Setup of v6:
Design iir_variable_filter, start of the top module:
module iir_variable_filter
#(
    parameter DATA_IN_WIDTH  = 16,
    parameter DATA_OUT_WIDTH = 32,
    parameter TAP_WIDTH      = 16,
    parameter FF_TAP_COUNT   = 4,
    parameter FB_TAP_COUNT   = 3,
    parameter NUM_LP_FILTERS = 20
)
(
    input  wire                               clk,
    input  wire                               reset_n,
    input  wire        [8:0]                  filter_index,
    input  wire signed [DATA_IN_WIDTH-1:0]    data_in,
    output wire signed [DATA_OUT_WIDTH-1:0]   data_out
);
    wire [FF_TAP_COUNT*TAP_WIDTH-1:0] B_flat;
    wire [FB_TAP_COUNT*TAP_WIDTH-1:0] A_flat;
    coeff_selector #(
        .TAP_WIDTH(TAP_WIDTH),
        .FF_TAP_COUNT(FF_TAP_COUNT),
        .FB_TAP_COUNT(FB_TAP_COUNT),
        .NUM_LP_FILTERS(NUM_LP_FILTERS)
    ) coeff_sel (
        .filter_index(filter_index),
        .B_flat(B_flat),
        .A_flat(A_flat)
    );
    iir_filter #(
        .DATA_IN_WIDTH(DATA_IN_WIDTH),
        .DATA_OUT_WIDTH(DATA_OUT_WIDTH),
        .TAP_WIDTH(TAP_WIDTH),
        .FF_TAP_COUNT(FF_TAP_COUNT),
        .FB_TAP_COUNT(FB_TAP_COUNT)
    ) IIR (
        .clk(clk),
        .reset_n(reset_n),
        .data_in(data_in),
        .data_out(data_out),
        .B_flat(B_flat),
        .A_flat(A_flat)
    );
endmodule
Size: about 8,600 cells after synthesis, about 59 I/O pins, roughly 74,000 sq um of cells after synthesis.
export LEC_CHECK = 0
export ABC_AREA = 1
export CAP_MARGIN = 15
export CORE_MARGIN = 2
export CORE_UTILIZATION = 72
export CTS_CLUSTER_DIAMETER = 235
export GPL_TIMING_DRIVEN = 1
export HOLD_SLACK_MARGIN = -0.05
export MAX_ROUTING_LAYER = met4
export MIN_ROUTING_LAYER = met1
export SLEW_MARGIN = 5
export TNS_END_PERCENT = 25
create_clock -name core_clock -period 9.66 [get_ports {clk}]
run.sh (not shown) runs the stock make flow with config.mk's settings and CLKGATE_MAP_FILE=.
v6: complete, dirty (setup timing)
Setup changes, v6 to v7
--- a/flow/config.mk
+++ b/flow/config.mk
@@ -8,11 +8,12 @@
 export ABC_AREA = 1
-export CAP_MARGIN = 15
+export CAP_MARGIN = 20
 export CORE_MARGIN = 2
 export CORE_UTILIZATION = 72
-export CTS_CLUSTER_DIAMETER = 235
+export CTS_CLUSTER_DIAMETER = 306
 export GPL_TIMING_DRIVEN = 1
-export HOLD_SLACK_MARGIN = -0.05
 export MAX_ROUTING_LAYER = met4
 export MIN_ROUTING_LAYER = met1
-export SLEW_MARGIN = 5
+export PLACE_DENSITY_LB_ADDON = 0.0
+export SETUP_SLACK_MARGIN = -0.66
+export SLEW_MARGIN = 30
 export TNS_END_PERCENT = 25
==> flow/constraint.sdc <==
create_clock -name core_clock -period 8.88 [get_ports {clk}]
set_input_delay 1.7760 -clock core_clock [delete_from_list [all_inputs] [get_ports {clk}]]
set_output_delay 1.7760 -clock core_clock [all_outputs]
set_load 0.01 [all_outputs]
- | v7 | all stages done | FAIL | setup timing |
- In v7, required time at the endpoint of the critical path is lower than in v6.
- v7 vs. v6: setup slack after layout went down by 0.42 ns.
- The sequential share of layout area on v7 is in line with that on v6.
- Reported for v6 and v7, async set or reset register ratio after synthesis turned out identical to the last digit.
- Instance area after placement delta for v7 relative to v6: about 1.4% higher
- Summary: with v6 as the reference, first-iteration DRC count in v7 moved down by more than 10%.

---

## job 4545
iir_variable_filter again, from the RTL that the note above started with.
export LEC_CHECK = 0
export CAP_MARGIN = 10
export CORE_MARGIN = 2
export CORE_UTILIZATION = 72
export CTS_CLUSTER_DIAMETER = 356
export SETUP_SLACK_MARGIN = -0.9
export SLEW_MARGIN = 20
create_clock -name core_clock -period 9.15 [get_ports {clk}]
Job 4545 had finished all stages when the layout checks came back failing, citing negative setup slack.
#### Input delta (job 4081 over job 4545)
Settings: clearing CTS_CLUSTER_DIAMETER, which used to be 356; swapping 10 for 20 in CAP_MARGIN; clearing SETUP_SLACK_MARGIN, which used to be -0.9; swapping 72 for 65 in CORE_UTILIZATION; swapping 9.15 for 16.0 in the clock period (ns, I/O delays scaled along).
Area reported by Yosys stat came out exactly the same in job 4545 and job 4081.
No crash in job 4545: every stage finished, but the layout fails its final checks due to negative setup slack.
Job 4081 went all the way through synthesis, placement and routing and the layout is clean on timing, DRC and antenna.
The worst hold slack number comes out higher for job 4545 vs job 4081.

---

Setup of run A:
iir_variable_filter again, from the RTL that the note above started with.
clock: 3.54 ns
lec_check: 0
abc_area: 1
cap_margin: 20
core_margin: 2
core_utilization: 69
cts_cluster_diameter: 393
cts_cluster_size: 95
place_density: 0.36
slew_margin: 20
tns_end_percent: 10
Ran to the end and failed final checks on negative setup slack: run A.
diff inputs: run A => run B
- removing ABC_AREA (formerly 1)
- changing CORE_UTILIZATION from 69 to 40
- removing CTS_CLUSTER_SIZE (formerly 95)
- removing TNS_END_PERCENT (formerly 10)
- removing CTS_CLUSTER_DIAMETER (formerly 393)
- removing PLACE_DENSITY (formerly 0.36)
- changing the clock period (ns, I/O delays scaled along) from 3.54 to 24.5
--- outcome ---
Run B: all stages complete, timing, DRC and antenna checks passed
In the reports for run A and run B, the smaller parity-gate share of the synthesized area counting xor and xnor cells belongs to run A.
Share of synthesized cell area in and-or and or-and compound cells (lower): run A
Looking at slowest cell on the critical path, the sky130_fd_sc_hd__a31oi_1 result is from run B; the sky130_fd_sc_hd__fa_2 one comes from run A.
Chip area estimate from yosys synthesis of run B exceeds that of run A slightly.
Run A vs run B, endpoint of the most critical setup path: IIR.y_delay[0][15] vs IIR.y_delay[0][18]
Of the two values seen for beginning of the critical path, filter_index[0] was produced by run B and filter_index[3] by run A.
Run B vs. run A: aggregate routed wire length -15%; register bit count reported by yosys ~0 delta; sequential share of layout area +0.36 points.
> inputs changed (run B -> run C)
- the clock period (ns, I/O delays scaled along) changed from 24.5 to 14.7
- Run C: no failed stages, no open violations at the end
- Length of the first detailed-routing pass in iterations: run C lower than run B
- On number of nets in the synthesized netlist, run C tracks run B almost exactly.
- Run C: wire length of the first global-routing pass is 9300 um higher than what run B reported.
- Taking run B as the reference, in run C detailed-route wire length per cell saw a decrease, worst max-slew margin expressed relative to the limit saw an increase, worst hold slack saw an increase.
- Compare run B and run C | via total after detailed routing higher: run C
- Compared with run B, run C shows a fraction of the core area covered by cells at the end of the flow that is 2.2 points higher.
- Higher net total in the final layout among run B and run C: run C
Modified inputs, run D compared to run C
- CORE_UTILIZATION: 40 -> 68
- the clock period (ns, I/O delays scaled along): 14.7 -> 6.81
==> comparison <==
Summary of run C and run D: one run falls short of a clean finish, namely run D. [compare] base=run C new=run D: non-clock buffer count increased by 471 relative to the old numbers, register area closely matched the old numbers, design area increased by about 5% relative to the old numbers, global router's overall resource usage increased by 20 points relative to the old numbers, global-route wire length before repair increased by 1.6% relative to the old numbers. Share of cell area taken by muxes after synthesis across run C and run D: no real change.

---

## run 1
iir_variable_filter again, from the RTL that the note above started with.
clock: 15.0 ns
lec_check: 0
abc_area: 1
cap_margin: 20
core_margin: 2
core_utilization: 40
setup_slack_margin: 3.52
slew_margin: 10
#### Input delta (run 2 over run 1)
Settings: ABC_AREA: 1 -> unset; SLEW_MARGIN: 10 -> 20; SETUP_SLACK_MARGIN: 3.52 -> unset; CORE_UTILIZATION: 40 -> 51; the clock period (ns, I/O delays scaled along): 15.0 -> 4.77.
==> comparison <==
The flow for run 2 finished, though final verification flagged setup timing. Die footprint of run 2 falls short of that of run 1 by more than 10%. [run 2 vs run 1] net count entering floorplan: lower in run 2. In the reports for run 1 and run 2, the smaller met2 capacity usage during global routing belongs to run 1. Across both runs, number of nets in the finished design was higher for run 2 than for run 1. Delta (run 2 minus run 1): worst hold slack picked up an extra 0.12 ns.
[inputs] run 3 vs run 2
Settings: a change of CORE_UTILIZATION from 51 to 40; a change of the clock period (ns, I/O delays scaled along) from 4.77 to 15.0.
Results
Against run 2, run 3 reports a pre-CTS worst setup slack that is higher.
Summary: relative max-transition margin, run 3 worse than run 2
In run 3 relative to run 2, wire length reported by the detailed router had gone down by a few percent.
Area of the placeable core, run 3 vs run 2: up by more than a quarter
Run 3: no failed stages, no open violations at the end
Comparing run 3 and run 2, the higher final cell count without fillers is on run 2.
Edits applied to the flow inputs when going from run 3 to run 4:
Settings: CORE_UTILIZATION changed from 40 to 63; CTS_CLUSTER_DIAMETER newly set to 393; CTS_CLUSTER_SIZE newly set to 98.
--- outcome ---
- Compared with run 3, run 4 ends up with less cell area.
- Delta (run 4 minus run 3): number of gates resized after cts lower.
- Any difference in clock skew between run 3 and run 4 is small enough to ignore.
- On run 4: global-route met2 utilization is 22 points higher than what run 3 gave.
- Run 4: no failed stages, no open violations at the end
- Run 4 vs. run 3: final cycle utilization of the critical path went down by 0.32 points.
- Going from run 3 to run 4, top fanout value on the critical path moved up, maximum frequency moved up, global-route usage moved up.
- Final worst hold slack: run 3 and run 4 compared, lower one is run 3
Inputs modified between run 4 and run 5:
Settings: CTS_CLUSTER_DIAMETER: 393 -> unset; CORE_UTILIZATION: 63 -> 64; CTS_CLUSTER_SIZE: 98 -> unset; the clock period (ns, I/O delays scaled along): 15.0 -> 4.77.
==> results <==
Detailed-routing wirelength on met1 (higher): run 5
Delta (run 5 minus run 4): die span in y went down; count of clock-buffer cells in the layout went down.
Relative to run 4, via count increased by 3,017 in run 5.
Run 5 completed end to end; final checks failed (setup timing).
Run 5 — first-iteration DRC count 446 higher, run 4 as reference
### run 5 -> run 6
Settings: putting CTS_CLUSTER_DIAMETER at 396 where nothing was set; swapping 64 for 72 in CORE_UTILIZATION; putting ABC_AREA at 1 where nothing was set; swapping 4.77 for 6.81 in the clock period (ns, I/O delays scaled along).
==> comparison <==
Run 6: complete, dirty (setup timing)
Total detailed-routing wirelength was lower in run 5 than in run 6.
in -> async as the class of the most critical hold timing path was reported by run 5, and reg -> reg by run 6.
[compare] base=run 5 new=run 6: via total after detailed routing rose about 17%; routed wire length on met3 rose by about 120%.
